## onyx
Design JAM, start of the top module:
module JAM (
input CLK,
input RST,
output reg [2:0] W,
output reg [2:0] J,
input [6:0] Cost,
output [3:0] MatchCount,
output [9:0] MinCost,
output Valid );
parameter INIT  = 4'b0000;
parameter COMP  = 4'b0001;
parameter CHAN  = 4'b0010;
parameter FIND  = 4'b0011;
parameter EXCH  = 4'b0100;
parameter REV   = 4'b0101;
parameter GIVE  = 4'b0110;
parameter COUNT = 4'b0111;
parameter VALID = 4'b1000;
reg [3:0] curr_state;
reg [3:0] next_state;
parameter [0:3*128-1] mapTbl = {3'd7, 3'd6, 3'd5, 3'd6, 3'd4, 3'd6, 3'd5, 3'd6, 3'd3, 3'd6, 3'd5, 3'd6, 3'd4, 3'd6, 3'd5, 3'd6,
                            	3'd2, 3'd6, 3'd5, 3'd6, 3'd4, 3'd6, 3'd5, 3'd6, 3'd3, 3'd6, 3'd5, 3'd6, 3'd4, 3'd6, 3'd5, 3'd6,
                            	3'd1, 3'd6, 3'd5, 3'd6, 3'd4, 3'd6, 3'd5, 3'd6, 3'd3, 3'd6, 3'd5, 3'd6, 3'd4, 3'd6, 3'd5, 3'd6,
                	            3'd2, 3'd6, 3'd5, 3'd6, 3'd4, 3'd6, 3'd5, 3'd6, 3'd3, 3'd6, 3'd5, 3'd6, 3'd4, 3'd6, 3'd5, 3'd6,
                		  	    3'd0, 3'd6, 3'd5, 3'd6, 3'd4, 3'd6, 3'd5, 3'd6, 3'd3, 3'd6, 3'd5, 3'd6, 3'd4, 3'd6, 3'd5, 3'd6,
                			    3'd2, 3'd6, 3'd5, 3'd6, 3'd4, 3'd6, 3'd5, 3'd6, 3'd3, 3'd6, 3'd5, 3'd6, 3'd4, 3'd6, 3'd5, 3'd6,
  ...
Settings: LEC_CHECK=0, CAP_MARGIN=0, CELL_PAD_IN_SITES_GLOBAL_PLACEMENT=0, CORE_ASPECT_RATIO=0.72, CORE_MARGIN=2, CORE_UTILIZATION=72, CTS_CLUSTER_SIZE=14, GPL_ROUTABILITY_DRIVEN=1, MAX_ROUTING_LAYER=met5, PLACE_DENSITY=0.65, SLEW_MARGIN=30, TNS_END_PERCENT=100; clock period 2.09 ns.
run.sh (not shown) runs the stock make flow with config.mk's settings and CLKGATE_MAP_FILE=.
As the logs show, onyx stopped at clock tree synthesis (4_1_cts) after a tool error, so it never reached the end of the flow.
### onyx -> maple
# onyx
export LEC_CHECK = 0
export CAP_MARGIN = 0
export CELL_PAD_IN_SITES_GLOBAL_PLACEMENT = 0
export CORE_ASPECT_RATIO = 0.72
export CORE_MARGIN = 2
export CORE_UTILIZATION = 72
export CTS_CLUSTER_SIZE = 14
export GPL_ROUTABILITY_DRIVEN = 1
export MAX_ROUTING_LAYER = met5
export PLACE_DENSITY = 0.65
export SLEW_MARGIN = 30
export TNS_END_PERCENT = 100
create_clock -name core_clock -period 2.09 [get_ports {CLK}]
# maple
export LEC_CHECK = 0
export CAP_MARGIN = 5
export CELL_PAD_IN_SITES_GLOBAL_PLACEMENT = 0
export CORE_ASPECT_RATIO = 0.89
export CORE_MARGIN = 2
export CORE_UTILIZATION = 72
export CTS_CLUSTER_DIAMETER = 68
export CTS_CLUSTER_SIZE = 44
export GPL_ROUTABILITY_DRIVEN = 1
export MAX_ROUTING_LAYER = met5
export PLACE_DENSITY = 0.36
export SLEW_MARGIN = 30
export TNS_END_PERCENT = 100
create_clock -name core_clock -period 2.09 [get_ports {CLK}]
Results
- maple | ERROR | clock tree synthesis (4_1_cts)
- Comparing maple against onyx, there is no change at all in xor/xnor share of the synthesized area.
- Per the comparison of maple with onyx, share of cell area taken by muxes after synthesis shows no meaningful change, die size level, width of the die shrank by 9.8%, number of enable-type register cells in the synthesized netlist about even.
For fjord, these inputs were changed with respect to maple:
# maple
export LEC_CHECK = 0
export CAP_MARGIN = 5
export CELL_PAD_IN_SITES_GLOBAL_PLACEMENT = 0
export CORE_ASPECT_RATIO = 0.89
export CORE_MARGIN = 2
export CORE_UTILIZATION = 72
export CTS_CLUSTER_DIAMETER = 68
export CTS_CLUSTER_SIZE = 44
export GPL_ROUTABILITY_DRIVEN = 1
export MAX_ROUTING_LAYER = met5
export PLACE_DENSITY = 0.36
export SLEW_MARGIN = 30
export TNS_END_PERCENT = 100
create_clock -name core_clock -period 2.09 [get_ports {CLK}]
# fjord
export LEC_CHECK = 0
export CAP_MARGIN = 20
export CORE_MARGIN = 2
export CORE_UTILIZATION = 40
export SLEW_MARGIN = 20
create_clock -name core_clock -period 6.2 [get_ports {CLK}]
Results
- Seen in the log of maple: DPL-0038 during clock tree synthesis (4_1_cts), after which the run never completed.
- fjord was carried through to the last stage, and its layout satisfied the timing, DRC and antenna checks.
- From fjord to maple, number of instances in the synthesized netlist did not move at all.
- fjord vs maple — area of the core region climbed by more than half
- | number of cells in the design after placement | higher: maple |
- Taking maple as the reference point, the die area of fjord rises by 16000 sq um.
### fjord -> delta
# fjord
export LEC_CHECK = 0
export CAP_MARGIN = 20
export CORE_MARGIN = 2
export CORE_UTILIZATION = 40
export SLEW_MARGIN = 20
create_clock -name core_clock -period 6.2 [get_ports {CLK}]
# delta
export LEC_CHECK = 0
export CAP_MARGIN = 20
export CORE_MARGIN = 2
export CORE_UTILIZATION = 23
export SLEW_MARGIN = 20
create_clock -name core_clock -period 6.2 [get_ports {CLK}]
Findings:
When delta is set beside fjord, its clock share of power turns out to be 0.3 points smaller.
Relative to fjord, required time of the worst setup path has gone up in delta.
delta against fjord: number of fill cells went up, floorplan core area went up, highest clock frequency the design can meet went up, register-to-register slack went up, routed wire length went up.
On total design power, delta and fjord are neck and neck.
Power figures rest on the tool's default switching activity, not on a simulated workload.
